north:
## FAdd
module FAdd(
    input rst,
    input clk,
    input  [31:0]               a,
    input  [31:0]               b,
    output reg [31:0]           c,
    output reg [2:0]           state
);
Settings: LEC_CHECK=0, ABC_AREA=1, CAP_MARGIN=0, CORE_MARGIN=2, CORE_UTILIZATION=72, CTS_CLUSTER_DIAMETER=350, CTS_CLUSTER_SIZE=96, PLACE_DENSITY=0.37, SETUP_SLACK_MARGIN=0.46, SLEW_MARGIN=20; clock period 3.06 ns.
run.sh (not shown) runs the stock make flow with config.mk's settings and CLKGATE_MAP_FILE=.
What ended north was a tool error in global routing; the run never finished.
Inputs modified between north and south:
==> flow/config.mk <==
export PLATFORM = sky130hd
export DESIGN_NAME = FAdd
export DESIGN_NICKNAME = FAdd
export VERILOG_FILES = /design/flow/design.v
export SDC_FILE = /design/flow/constraint.sdc
export NUM_CORES = 4
export LEC_CHECK = 0
export CAP_MARGIN = 20
export CORE_MARGIN = 2
export CORE_UTILIZATION = 69
export SETUP_SLACK_MARGIN = 0.56
export SLEW_MARGIN = 20
==> flow/constraint.sdc <==
create_clock -name core_clock -period 4.2 [get_ports {clk}]
set_input_delay 0.8400 -clock core_clock [delete_from_list [all_inputs] [get_ports {clk}]]
set_output_delay 0.8400 -clock core_clock [all_outputs]
set_load 0.01 [all_outputs]
==> comparison <==
south vs. north: post-cts sizing count shows a reduction of 35, arithmetic-cell share of the synthesized area counting full adders, half adders and majority gates shows an increase of 1.6 points, post-CTS setup buffer count shows a reduction of 19, average size of a mapped cell shows an increase of 36%. south went all the way through synthesis, placement and routing and the layout is clean on timing, DRC and antenna. Run status, north: aborted in global routing, error GRT-0232. Going from north to south, yosys stat chip area shrinks by 2600 sq um.
Edits applied to the flow inputs when going from south to east:
diff --git a/flow/config.mk b/flow/config.mk
--- a/flow/config.mk
+++ b/flow/config.mk
@@ -7,0 +8 @@
+export ABC_AREA = 1
@@ -10,2 +11,3 @@
-export CORE_UTILIZATION = 69
-export SETUP_SLACK_MARGIN = 0.56
+export CORE_UTILIZATION = 68
+export CTS_CLUSTER_DIAMETER = 355
+export CTS_CLUSTER_SIZE = 98
==> results <==
- Every run (east and south) finished clean.
- Number of antenna diodes: east higher than south
- simple AND/OR/NAND/NOR gates as the main logic family after synthesis was reported by east, and AND-OR/OR-AND gates by south.
- Diff east..south | post-route antenna net violation count | unchanged
- Going from south to east, standard cell area after detailed placement grew by more than 10%.
--- input diff east..west ---
diff --git a/flow/config.mk b/flow/config.mk
--- a/flow/config.mk
+++ b/flow/config.mk
@@ -8 +7,0 @@
-export ABC_AREA = 1
@@ -11,3 +10 @@
-export CORE_UTILIZATION = 68
-export CTS_CLUSTER_DIAMETER = 355
-export CTS_CLUSTER_SIZE = 98
+export CORE_UTILIZATION = 40
==> flow/constraint.sdc <==
create_clock -name core_clock -period 5.36 [get_ports {clk}]
set_input_delay 1.0720 -clock core_clock [delete_from_list [all_inputs] [get_ports {clk}]]
set_output_delay 1.0720 -clock core_clock [all_outputs]
set_load 0.01 [all_outputs]
### Flow results
- Full die area, east and west, lower one = east.
- NOTE: non-clock buffer total of the final layout in west falls short of that of east
- Going from east to west, shortest clock period the worst path allows after layout grows by 970 ps.
- Higher simple-gate portion of the synthesized area goes to east over west.
- west vs. east: internal power contribution moved down; area fraction in full adders, half adders and majority gates moved up; wire length of the first global-routing pass moved down; routed wire length moved down.
- Delta (west minus east): cell count after placement fell by 29%, number of cells on the critical path now sits lower.
What middle does differently from west at the input level:
diff --git a/flow/config.mk b/flow/config.mk
--- a/flow/config.mk
+++ b/flow/config.mk
@@ -10,0 +11,3 @@
+export CTS_CLUSTER_DIAMETER = 400
+export CTS_CLUSTER_SIZE = 98
+export HOLD_SLACK_MARGIN = 0.28
==> flow/constraint.sdc <==
create_clock -name core_clock -period 10.0 [get_ports {clk}]
set_input_delay 2.0000 -clock core_clock [delete_from_list [all_inputs] [get_ports {clk}]]
set_output_delay 2.0000 -clock core_clock [all_outputs]
set_load 0.01 [all_outputs]
Findings:
- Compared with west, middle shows part of the power in combinational logic higher by 0.2 points.
- The total power number comes out higher for west vs middle.
- Utilization of the core after routing down 0.50 points in middle wrt west
- middle: full flow OK, the timing, design-rule and antenna checks passed
- Global routing met3 resource utilization ends up lower on west.
- Detailed-route wire length | middle below west
- middle ends up with higher via count of the routed design than west does.
- Setup slack in middle is larger than in west.
- middle vs. west: layout buffer count excluding clock buffers went down by 17.
- First-pass detailed-route iteration total, west and middle, lower one = west.
- Looking at west and middle, the synthesized cell count is a wash.
- The lower synthesis-to-layout area growth of west and middle is in middle.

The RTL this note starts from:
==> flow/design.v <==
module FAdd(
    input rst,
    input clk,
    input  [31:0]               a,
    input  [31:0]               b,
    output reg [31:0]           c,
    output reg [2:0]           state
);
    parameter NAN = 32'b01111111100000000000000000000001;  
    parameter ZERO = 32'b0;  
    wire a_s = a[31];
    wire b_s = b[31];
    wire [7:0] a_e = a[30:23];
    wire [7:0] b_e = b[30:23];
    wire [22:0] a_m = a[22:0];
    wire [22:0] b_m = b[22:0];
    wire a_e_max = a_e == 8'b11111111;
    wire b_e_max = b_e == 8'b11111111;
    wire a_e_min = a_e == 8'b0;
    wire b_e_min = b_e == 8'b0;
    wire a_m_min = a_m == 23'b0;
    wire b_m_min = b_m == 23'b0;
    wire a_inf = a_e_max & a_m_min;
    wire b_inf = b_e_max & b_m_min;
    wire a_nan = a_e_max & ~a_m_min;
    wire b_nan = b_e_max & ~b_m_min;
    wire a_zero = a_e_min & a_m_min;
    wire b_zero = b_e_min & b_m_min;
    wire a_denorm = a_e_min & ~a_m_min;
    wire b_denorm = b_e_min & ~b_m_min;
    wire inverse = (a_s ^ b_s) & (a_e == b_e) & (a_m == b_m);
    wire special_case = a_nan | b_nan | a_inf | b_inf | a_zero | b_zero | inverse;
    wire [31:0] special_output = (a_nan | b_nan) ? NAN :
    a_inf ? ((b_inf & (a_s ^ b_s)) ? NAN : a) :
    b_inf ? b :
    a_zero ? ((b_zero & (a_s ^ b_s) ? ZERO : b)) :
    b_zero ? a :
    inverse ? ZERO : 32'hffffffff;
    reg a_sign;
    reg b_sign;
    reg [26:0] a_add;
    reg [26:0] b_add;
    reg [7:0] a_exp;
    reg [7:0] b_exp;
    parameter READ = 3'd0,
    ALIGN = 3'd1,
    ADD = 3'd2,
    NORM = 3'd3,
    DENORM = 3'd4,
    ROUND = 3'd5,
    PACK = 3'd6,
    OUTPUT = 3'd7;
    reg c_sign;
    reg[27:0] c_add;
    reg[7:0] c_exp;
always @(posedge clk) begin
if (!rst) begin
    state <= READ;
end
else begin
case (state)
READ: begin
    a_sign <= a_s;
    b_sign <= b_s;
    a_add <= {~a_denorm, a_m, 3'b0};
    b_add <= {~b_denorm, b_m, 3'b0};
    a_exp <= a_denorm ? 8'b1 : a_e;
    b_exp <= b_denorm ? 8'b1 : b_e;
    c <= special_output;
    state <= special_case ? OUTPUT : ALIGN;
end
ALIGN: begin
    if (a_exp > b_exp) begin
        b_exp <= b_exp + 1;
        b_add <= b_add >> 1;
        b_add[0] <= b_add[0] | b_add[1];  
    end else if (a_exp < b_exp) begin
        a_exp <= a_exp + 1;
        a_add <= a_add >> 1;
        a_add[0] <= a_add[0] | a_add[1];
    end else begin
        state <= ADD;
    end
end
ADD: begin
    c_exp <= a_exp;
    if (a_sign == b_sign) begin
        c_add <= a_add + b_add;
        c_sign <= a_sign;
    end else if (a_add > b_add) begin
        c_add <= a_add - b_add;
        c_sign <= a_sign;
    end else begin
        c_add <= b_add - a_add;
        c_sign <= b_sign;
    end
    state <= NORM;
end
NORM: begin
    if (c_add[27]) begin  
        c_exp <= c_exp + 1;
        c_add <= c_add >> 1;
        c_add[0] <= c_add[0] | c_add[1];
    end else if (~c_add[26] & c_exp != 8'b0) begin  
        c_exp <= c_exp - 1;
        c_add <= c_add << 1;
    end else begin
        state <= DENORM;
    end
end
DENORM: begin
    if (c_exp == 8'b0) begin  
        c_exp <= c_exp + 1;
        c_add <= c_add >> 1;
        c_add[0] <= c_add[0] | c_add[1];
    end
    state <= ROUND;
end
ROUND: begin
    if (c_add[2] & (c_add[1] | c_add[0] | c_add[3])) begin
        c_add <= c_add + 4'b1000;
    end
    state <= PACK;
end
PACK: begin
    c[31] <= c_sign;
    c[22:0] <= c_add[25:3];
    if (c_exp == 8'b11111111) begin  
        c[30:0] <= {8'b11111111, 23'b0};
    end else if (c_add[27]) begin  
        c[30:23] <= c_exp + 1;
    end else if (~c_add[26]) begin  
        c[30:23] <= c_exp - 1;
    end else begin
        c[30:23] <= c_exp;
    end
    state <= OUTPUT;
end
OUTPUT: begin
end
endcase
end
end
endmodule
==> flow/config.mk <==
export PLATFORM = sky130hd
export DESIGN_NAME = FAdd
export DESIGN_NICKNAME = FAdd
export VERILOG_FILES = /design/flow/design.v
export SDC_FILE = /design/flow/constraint.sdc
export NUM_CORES = 4
export LEC_CHECK = 0
export ABC_AREA = 1
export CAP_MARGIN = 20
export CORE_ASPECT_RATIO = 0.5
export CORE_MARGIN = 2
export CORE_UTILIZATION = 72
export CTS_CLUSTER_DIAMETER = 394
export CTS_CLUSTER_SIZE = 98
export SETUP_SLACK_MARGIN = 0.42
export SLEW_MARGIN = 20
export TNS_END_PERCENT = 5
==> flow/constraint.sdc <==
create_clock -name core_clock -period 2.05 [get_ports {clk}]
set_input_delay 0.4100 -clock core_clock [delete_from_list [all_inputs] [get_ports {clk}]]
set_output_delay 0.4100 -clock core_clock [all_outputs]
set_load 0.01 [all_outputs]
The starting point stopped in 4_1_cts (DPL-0038).
Rerun with:
Settings changed: ABC_AREA 1 to not set, CORE_ASPECT_RATIO 0.5 to not set, CORE_UTILIZATION 72 to 40, CTS_CLUSTER_DIAMETER 394 to not set, CTS_CLUSTER_SIZE 98 to not set, SETUP_SLACK_MARGIN 0.42 to not set, TNS_END_PERCENT 5 to not set.
Clock period 2.05 ns to 10.0 ns, I/O delays scaled along.
=> The changed run completed without violations; area after synthesis goes down by about a fifth; synthesized cell count goes down by well over a third; die area goes up by well over a third.
Rerun with:
Settings changed: CORE_UTILIZATION 40 to 71, CTS_CLUSTER_DIAMETER set to 295, CTS_CLUSTER_SIZE set to 99.
Effect: Combinational power barely changes. Count of clock-buffer cells in the layout rises by 2. Via count increases by about 7%. Non-clock buffer count goes up by 1. Total power increases by 2.4%. Design area decreases by about 1.4%. Worst setup slack improved by 130 ps. Hold slack gets better by 25 ps. Core utilization goes up by 36 points. Register-to-register slack degrades by 180 ps.
Rerun with:
Settings changed: CORE_UTILIZATION 71 to 40, CTS_CLUSTER_DIAMETER 295 to 400, TNS_END_PERCENT set to 15.
Effect: Wire length climbs by 4.8%; via count drops by about 6.5%; synthesized cell count is unchanged; clock skew climbs by 4.3 ps; combinational power barely changes; clock-buffer cell count drops by 2.
Power is estimated from default activity; no workload was simulated.
